Setup of v37:
Design cpu, start of the top module:
module cpu(
    input clk,
    input reset,
    output [7:0] address,
    input [7:0] from_memory,
    output write,
    output [7:0] to_memory
);
Settings: LEC_CHECK=0, CAP_MARGIN=20, CELL_PAD_IN_SITES_DETAIL_PLACEMENT=1, CELL_PAD_IN_SITES_GLOBAL_PLACEMENT=2, CORE_ASPECT_RATIO=1.4, CORE_MARGIN=6, CORE_UTILIZATION=36, CTS_CLUSTER_DIAMETER=233, MIN_ROUTING_LAYER=met2, SLEW_MARGIN=20; clock period 4.72 ns.
run.sh (not shown) runs the stock make flow with config.mk's settings and CLKGATE_MAP_FILE=.
No crash in v37: every stage finished, but the layout fails its final checks due to negative setup slack.
### v37 -> v54
# v37
export LEC_CHECK = 0
export CAP_MARGIN = 20
export CELL_PAD_IN_SITES_DETAIL_PLACEMENT = 1
export CELL_PAD_IN_SITES_GLOBAL_PLACEMENT = 2
export CORE_ASPECT_RATIO = 1.4
export CORE_MARGIN = 6
export CORE_UTILIZATION = 36
export CTS_CLUSTER_DIAMETER = 233
export MIN_ROUTING_LAYER = met2
export SLEW_MARGIN = 20
create_clock -name core_clock -period 4.72 [get_ports {clk}]
# v54
export LEC_CHECK = 0
export ABC_AREA = 1
export CAP_MARGIN = 20
export CORE_MARGIN = 2
export CORE_UTILIZATION = 68
export SLEW_MARGIN = 20
create_clock -name core_clock -period 4.5 [get_ports {clk}]
## What came out
Both conditions hold for v54: the flow ran to the end and the final layout passed the timing, design-rule and antenna checks. v54 ended up with met4 as its uppermost signal routing layer after detailed routing; v37 ended up with met5. Min global-route track usage on met3 across v37 and v54: v54. Proportion of power drawn by the clock network (lower): v37. Of v37 and v54, the run reporting the lower data-path buffer share of cell area in the final layout was v54. Measured against v54, the peak ir drop on the vdd network of v37 comes out at 0.51 times the reference value. When v54 is set beside v37, its final area turns out to be 6.6% smaller. Note that the count of distinct cell types in the synthesized netlist recorded for v54 amounts to 0.805 times the value seen in v37. Area fraction in compound gates after synthesis down 5.9 points in v54 wrt v37. Clock power: v37 and v54 compared, lower one is v54. The final reports for v54 and v37 show setup slack higher in the former.
[inputs] v11 vs v54
# v54
export LEC_CHECK = 0
export ABC_AREA = 1
export CAP_MARGIN = 20
export CORE_MARGIN = 2
export CORE_UTILIZATION = 68
export SLEW_MARGIN = 20
create_clock -name core_clock -period 4.5 [get_ports {clk}]
# v11
export LEC_CHECK = 0
export CAP_MARGIN = 20
export CORE_MARGIN = 2
export CORE_UTILIZATION = 66
export CTS_CLUSTER_SIZE = 40
export SLEW_MARGIN = 20
create_clock -name core_clock -period 5.0 [get_ports {clk}]
## What came out
Across v11 and v54, a clean result was obtained everywhere but in v11. Comparing summed instance area of the synthesized netlist for v11 and v54, the smaller number came from v11. v11 ended up with a lower number of global-route vias before repair than v54 did. Sort v11 and v54 by global-route met1 utilization desc -> top: v11. v11 — mean area per synthesized cell 30% higher, v54 as reference. Going from v54 to v11, first-iteration DRC count grows by 428. Comparing v11 and v54, the higher sequential area share after synthesis was measured on v11. Via count (v11 / v54): 0.866. Final cell count without fillers: v11 vs v54 down 25%. v11 against v54: sequential share of layout area went up; worst setup slack went down; power consumption went down.
Input changes introduced in v39 (baseline for comparison: v11):
# v11
export LEC_CHECK = 0
export CAP_MARGIN = 20
export CORE_MARGIN = 2
export CORE_UTILIZATION = 66
export CTS_CLUSTER_SIZE = 40
export SLEW_MARGIN = 20
create_clock -name core_clock -period 5.0 [get_ports {clk}]
# v39
export LEC_CHECK = 0
export ABC_AREA = 1
export CAP_MARGIN = 20
export CELL_PAD_IN_SITES_GLOBAL_PLACEMENT = 0
export CORE_MARGIN = 2
export CORE_UTILIZATION = 72
export CTS_CLUSTER_SIZE = 28
export MAX_ROUTING_LAYER = met4
export MIN_ROUTING_LAYER = met1
export PLACE_DENSITY = 0.65
export SLEW_MARGIN = 20
export TNS_END_PERCENT = 50
create_clock -name core_clock -period 3.77 [get_ports {clk}]
From the logs: v11 reached the end of the flow and failed the layout checks with negative setup slack. v39 did not finish; the tool stopped in global routing (5_1_grt) with error GRT-0232. On placed standard-cell area, the lower figure sits with v11, not v39. v39 vs. v11: share of synthesized area spent on multiplexers lower, pre-CTS setup slack lower, sequential element share of the synthesized area lower.

* * *

birch:
Starting RTL as in the previous note.
export LEC_CHECK = 0
export ABC_AREA = 0
export CAP_MARGIN = 40
export CELL_PAD_IN_SITES_GLOBAL_PLACEMENT = 0
export CORE_ASPECT_RATIO = 0.53
export CORE_MARGIN = 10
export CORE_UTILIZATION = 54
export CTS_CLUSTER_SIZE = 93
export GPL_ROUTABILITY_DRIVEN = 1
export GPL_TIMING_DRIVEN = 0
export MAX_ROUTING_LAYER = met4
export MIN_ROUTING_LAYER = met2
export PLACE_DENSITY_LB_ADDON = 0.29
export SLEW_MARGIN = 20
export TNS_END_PERCENT = 50
create_clock -name core_clock -period 5.29 [get_ports {clk}]
birch did not finish; a tool error ended it in global routing.
## Diff of input files: maple against birch
Settings: GPL_TIMING_DRIVEN no longer set, was 0; MIN_ROUTING_LAYER no longer set, was met2; CAP_MARGIN now 20, was 40; TNS_END_PERCENT no longer set, was 50; ABC_AREA no longer set, was 0; CORE_ASPECT_RATIO no longer set, was 0.53; CORE_MARGIN now 2, was 10; PLACE_DENSITY_LB_ADDON no longer set, was 0.29; CORE_UTILIZATION now 65, was 54; CTS_CLUSTER_SIZE no longer set, was 93; CELL_PAD_IN_SITES_GLOBAL_PLACEMENT no longer set, was 0; MAX_ROUTING_LAYER no longer set, was met4; GPL_ROUTABILITY_DRIVEN no longer set, was 1; the clock period (ns, I/O delays scaled along) now 4.33, was 5.29.
==> comparison <==
global routing: birch exited with error
STATUS run=maple STAGES=ALL_DONE FINAL_CHECKS=FAILED CAUSE=setup timing
The synthesized cell count was comparable across birch and maple.
Summary of maple over birch: number of H-tree levels essentially unchanged, height of the die increased about 8%, number of placement rows increased 10.
Cmp birch and maple / die size / higher: birch
Power figures rest on the tool's default switching activity, not on a simulated workload.
